==> wip/pepper: inputs <==
## MIPS
module MIPS(
    input [15:0] data_in,
    input clk,
    input interrupt,
    input reset,
    output [15:0] data_out,
    output [15:0] pm_addr,
    input [31:0] pm_rdata,
    output dm_en,
    output dm_we,
    output [15:0] dm_addr,
    output [15:0] dm_wdata,
    input [15:0] dm_rdata
    );
clock: 15.1 ns
lec_check: 0
abc_area: 0
cap_margin: 20
cell_pad_in_sites_global_placement: 1
core_aspect_ratio: 1.95
core_margin: 5
core_utilization: 57
cts_cluster_diameter: 227
gpl_routability_driven: 1
gpl_timing_driven: 0
max_routing_layer: met5
min_routing_layer: met2
place_density: 0.49
setup_slack_margin: 0.02
slew_margin: 20
run.sh (not shown) runs the stock make flow with config.mk's settings and CLKGATE_MAP_FILE=.
==> wip/quartz (differences from wip/pepper) <==
==> flow/config.mk (replaced) <==
export PLATFORM = sky130hd
export DESIGN_NAME = MIPS
export DESIGN_NICKNAME = MIPS
export VERILOG_FILES = /design/flow/design.v
export SDC_FILE = /design/flow/constraint.sdc
export NUM_CORES = 4
export LEC_CHECK = 0
export ABC_AREA = 1
export CAP_MARGIN = 5
export CELL_PAD_IN_SITES_DETAIL_PLACEMENT = 1
export CORE_ASPECT_RATIO = 0.77
export CORE_MARGIN = 5
export CORE_UTILIZATION = 40
export CTS_CLUSTER_SIZE = 63
export GPL_ROUTABILITY_DRIVEN = 0
export GPL_TIMING_DRIVEN = 1
export HOLD_SLACK_MARGIN = 0.26
export PLACE_DENSITY = 0.37
export SETUP_SLACK_MARGIN = 1.17
export SLEW_MARGIN = 30
export TNS_END_PERCENT = 15
==> flow/constraint.sdc (replaced) <==
create_clock -name core_clock -period 13.4 [get_ports {clk}]
set_input_delay 2.6800 -clock core_clock [delete_from_list [all_inputs] [get_ports {clk}]]
set_output_delay 2.6800 -clock core_clock [all_outputs]
set_load 0.01 [all_outputs]
==> wip/raven (differences from wip/pepper) <==
==> flow/config.mk (replaced) <==
export PLATFORM = sky130hd
export DESIGN_NAME = MIPS
export DESIGN_NICKNAME = MIPS
export VERILOG_FILES = /design/flow/design.v
export SDC_FILE = /design/flow/constraint.sdc
export NUM_CORES = 4
export LEC_CHECK = 0
export CAP_MARGIN = 20
export CORE_MARGIN = 2
export CORE_UTILIZATION = 57
export SETUP_SLACK_MARGIN = 2.13
export SLEW_MARGIN = 20
==> flow/constraint.sdc (replaced) <==
create_clock -name core_clock -period 8.31 [get_ports {clk}]
set_input_delay 1.6620 -clock core_clock [delete_from_list [all_inputs] [get_ports {clk}]]
set_output_delay 1.6620 -clock core_clock [all_outputs]
set_load 0.01 [all_outputs]
==> results <==
- Between wip/raven and wip/quartz, the lower sequential power is in wip/quartz (gap about 60%, measured against wip/quartz).
- In wip/quartz the register-to-register slack is higher than in wip/raven, by 4.1 ns.
- wip/pepper never finished: it broke off in global routing (GRT-0116). wip/quartz ran to the end with no violations. wip/raven produced a clean layout.
- In wip/raven the first-iteration DRC count is larger than in wip/quartz, by about 90%.
- In wip/raven the wire length is lower than in wip/quartz, by about 0.8%.
==> figures <==
quantity                                                                  wip/pepper       wip/quartz       wip/raven
Status                                                        stopped before the end   finished clean  finished clean
Failing step                                                          global routing                -               -
Startpoint of the lowest-slack register-to-register path                           -       dc.imm_sel        dc.r1[2]
Residual DRC                                                                       -                0               0
Final Instance Count excl. Fillers                                                 -             6293            5276
Sum Neg Setup Slack                                                                -             0 ns            0 ns
Sum of routed wire segments on met1                                                -         78970 um        58170 um
Master of the slowest instance on the critical path                                -  clkdlybuf4s50_1         a221o_1
Area fraction in and, or, nand and nor cells after synthesis                  0.1868           0.2196          0.1868
Detailed router's first-iteration violation count                                  -             3754            7303
Hold Crit Depth                                                                    -                1               1


==> branch pepper: inputs <==
MIPS again, from the RTL that the note above started with.
clock: 12.0 ns
lec_check: 0
cap_margin: 20
cell_pad_in_sites_detail_placement: 2
core_margin: 10
core_utilization: 40
cts_cluster_diameter: 391
cts_cluster_size: 52
gpl_routability_driven: 0
max_routing_layer: met4
min_routing_layer: met2
place_density_lb_addon: 0.13
setup_slack_margin: 0.2
slew_margin: 20
==> inputs of branch harbor, as changes to branch pepper <==
==> flow/config.mk (replaced) <==
export PLATFORM = sky130hd
export DESIGN_NAME = MIPS
export DESIGN_NICKNAME = MIPS
export VERILOG_FILES = /design/flow/design.v
export SDC_FILE = /design/flow/constraint.sdc
export NUM_CORES = 4
export LEC_CHECK = 0
export ABC_AREA = 1
export CAP_MARGIN = 20
export CORE_MARGIN = 2
export CORE_UTILIZATION = 69
export CTS_CLUSTER_SIZE = 93
export PLACE_DENSITY = 0.42
export SLEW_MARGIN = 20
==> flow/constraint.sdc (replaced) <==
create_clock -name core_clock -period 6.94 [get_ports {clk}]
set_input_delay 1.3880 -clock core_clock [delete_from_list [all_inputs] [get_ports {clk}]]
set_output_delay 1.3880 -clock core_clock [all_outputs]
set_load 0.01 [all_outputs]
==> results.json <==
{
  "dieArea_um2": 114000,
  "stop_stage": "global routing (5_1_grt)",
  "status": "did not finish",
  "yosys_area_um2": 40500,
  "firstError": "[ERROR GRT-0116] Global routing finished with congestion. Check the congestion regions in the DRC Viewer."
}
The numbers above come from branch pepper.

==> results.json <==
{
  "cp_slowest_stage_delay_ps": 430,
  "globalRoute.busiestLayer": "met2",
  "status": "finished clean",
  "num-nonclk-inverters": 414,
  "dieArea_um2": 60700,
  "yosys_area_um2": 40500,
  "layout.nets": 5128,
  "top_cell_area_share_pct": 37.9
}
The numbers above come from branch harbor.



==> build 31: inputs <==
MIPS again, from the RTL that the note above started with.
// MIPS
module MIPS(
    input [15:0] data_in,
    input clk,
    input interrupt,
    input reset,
    output [15:0] data_out,
    output [15:0] pm_addr,
    input [31:0] pm_rdata,
    output dm_en,
    output dm_we,
    output [15:0] dm_addr,
    output [15:0] dm_wdata,
    input [15:0] dm_rdata
    );
wire [31:0] ins;
wire [15:0] A;
wire [15:0] B;
wire [15:0] Current_Address;
wire [15:0] ans_ex;
wire [15:0] ans_dm;
wire [15:0] ans_wb;
wire [1:0] mux_sel_A;
wire [1:0] mux_sel_B;
wire imm_sel;
assign pm_addr = Current_Address;
wire stall,stall_pm,pc_mux_sel;
wire [15:0] jmp_loc;
wire [1:0] flag_ex;
wire [15:0] DM_data;
wire [15:0] imm;
wire [5:0] op_dec;
wire [4:0] RW_dm;
wire mem_en_ex,mem_rw_ex,mem_mux_sel_dm;
JC_block jc(
    .jmp_address_pm(ins[14:0]),
    .current_address(Current_Address),
    .op(ins[31:26]),
    .flag_ex(flag_ex),
    .interrupt(interrupt),
    .clk(clk),
    .reset(reset),
    .jmp_loc(jmp_loc),
    .pc_mux_sel(pc_mux_sel)
    );
stall_control_block sc(
    .op(ins[31:26]),
    .clk(clk),
    .reset(reset),
    .stall(stall),
    .stall_pm(stall_pm)
    );
program_memory_block pm(
    .ins(ins),
    .current_address(Current_Address),
    .jmp_loc(jmp_loc),
    .pc_mux_sel(pc_mux_sel),
    .pm_rdata(pm_rdata),
    .stall(stall),
    .stall_pm(stall_pm),
    .reset(reset),
    .clk(clk)
    );
Register_Bank_Block reg_bank(
    .ans_ex(ans_ex),
    .ans_dm(ans_dm),
    .ans_wb(ans_wb),
    .imm(imm),
    .RA(ins[20:16]),
    .RB(ins[15:11]),
    .RW_dm(RW_dm),
    .mux_sel_A(mux_sel_A),
    .mux_sel_B(mux_sel_B),
    .imm_sel(imm_sel),
    .clk(clk),
    .A(A),
    .B(B)
    );
execution_block ex(
		.A(A),
		.B(B),
      .data_in(data_in),
      .op_dec(op_dec),
      .clk(clk),
      .reset(reset),
      .ans_ex(ans_ex),
      .DM_data(DM_data),
      .data_out(data_out),
      .flag_ex(flag_ex)
		);
  ...
Settings: LEC_CHECK=0, CAP_MARGIN=20, CORE_MARGIN=2, CORE_UTILIZATION=40, PLACE_DENSITY=0.6, SETUP_SLACK_MARGIN=-0.32, SLEW_MARGIN=20; clock period 11.4 ns.
==> inputs of build 10, as changes to build 31 <==
CORE_UTILIZATION = 58   (was 40)
SETUP_SLACK_MARGIN = unset   (was -0.32)
==> flow/constraint.sdc (replaced) <==
create_clock -name core_clock -period 6.37 [get_ports {clk}]
set_input_delay 1.2740 -clock core_clock [delete_from_list [all_inputs] [get_ports {clk}]]
set_output_delay 1.2740 -clock core_clock [all_outputs]
set_load 0.01 [all_outputs]
==> inputs of build 90, as changes to build 31 <==
ABC_AREA = 1   (was unset)
CORE_UTILIZATION = 69   (was 40)
SETUP_SLACK_MARGIN = unset   (was -0.32)
==> flow/constraint.sdc (replaced) <==
create_clock -name core_clock -period 10.9 [get_ports {clk}]
set_input_delay 2.1800 -clock core_clock [delete_from_list [all_inputs] [get_ports {clk}]]
set_output_delay 2.1800 -clock core_clock [all_outputs]
set_load 0.01 [all_outputs]
==> inputs of build 49, as changes to build 31 <==
CAP_MARGIN = 40   (was 20)
CELL_PAD_IN_SITES_DETAIL_PLACEMENT = 0   (was unset)
CELL_PAD_IN_SITES_GLOBAL_PLACEMENT = 1   (was unset)
CORE_UTILIZATION = 55   (was 40)
CTS_CLUSTER_DIAMETER = 205   (was unset)
GPL_ROUTABILITY_DRIVEN = 0   (was unset)
GPL_TIMING_DRIVEN = 1   (was unset)
PLACE_DENSITY = unset   (was 0.6)
SETUP_SLACK_MARGIN = unset   (was -0.32)
==> flow/constraint.sdc (replaced) <==
create_clock -name core_clock -period 6.41 [get_ports {clk}]
set_input_delay 1.2820 -clock core_clock [delete_from_list [all_inputs] [get_ports {clk}]]
set_output_delay 1.2820 -clock core_clock [all_outputs]
set_load 0.01 [all_outputs]
==> qor summary <==
item                                                                       build 10                    build 49            build 31            build 90
Setup Total Neg Slack                                                    -12,110 ps                    -9090 ps                0 ps                0 ps
Count of flip-flops and latches                                                 749                         749                 749                 750
Min-Delay Endpoint                                             sc.jumpD0$_SDFF_PN0_         dc.r3[3]$_SDFF_PN0_  sc.ldD0$_SDFF_PN0_  sc.ldD0$_SDFF_PN0_
Result of the run                                        complete, but fails checks  complete, but fails checks  no timing/DRC/antenna violations  no timing/DRC/antenna violations
Reasons for failing layout checks                                      setup timing                setup timing                   -                   -
Post-Synth Adder-Cell Area                                                   1.615%                      1.615%              1.615%              1.611%
Signal buffers                                                                  665                         546                 280                 239
Placer Congestion                                                             1.091                           -               1.101               1.084
Part of the cycle the worst path needs                                       111.6%                      108.6%              95.44%              95.08%
Critical path destination                                                pm_addr[2]                  pm_addr[0]          pm_addr[5]         pm_addr[15]
Path length in cells of the critical path                                        21                          21                  22                  27
Number of resized instances in the post-cts repair step                         166                         120                   0                   0
Number of combinational gates with multiple inputs                            2,876                       2,875               2,873               3,393
Yosys stat cell total                                                         4,017                       4,017               4,017               4,885
Worst-case register-to-register setup slack                                 -310 ps                     -290 ps             2910 ps             3590 ps
Synth Instances                                                               4,017                       4,017               4,017               4,885
Share of synthesized area spent on multiplexers                              10.66%                      10.66%              10.66%             0.3210%
Detailed route wirelength on metal3                                        30.63 mm                    20.93 mm            16.09 mm            28.21 mm
No activity file was given, so power comes from the tool's default toggle rates.
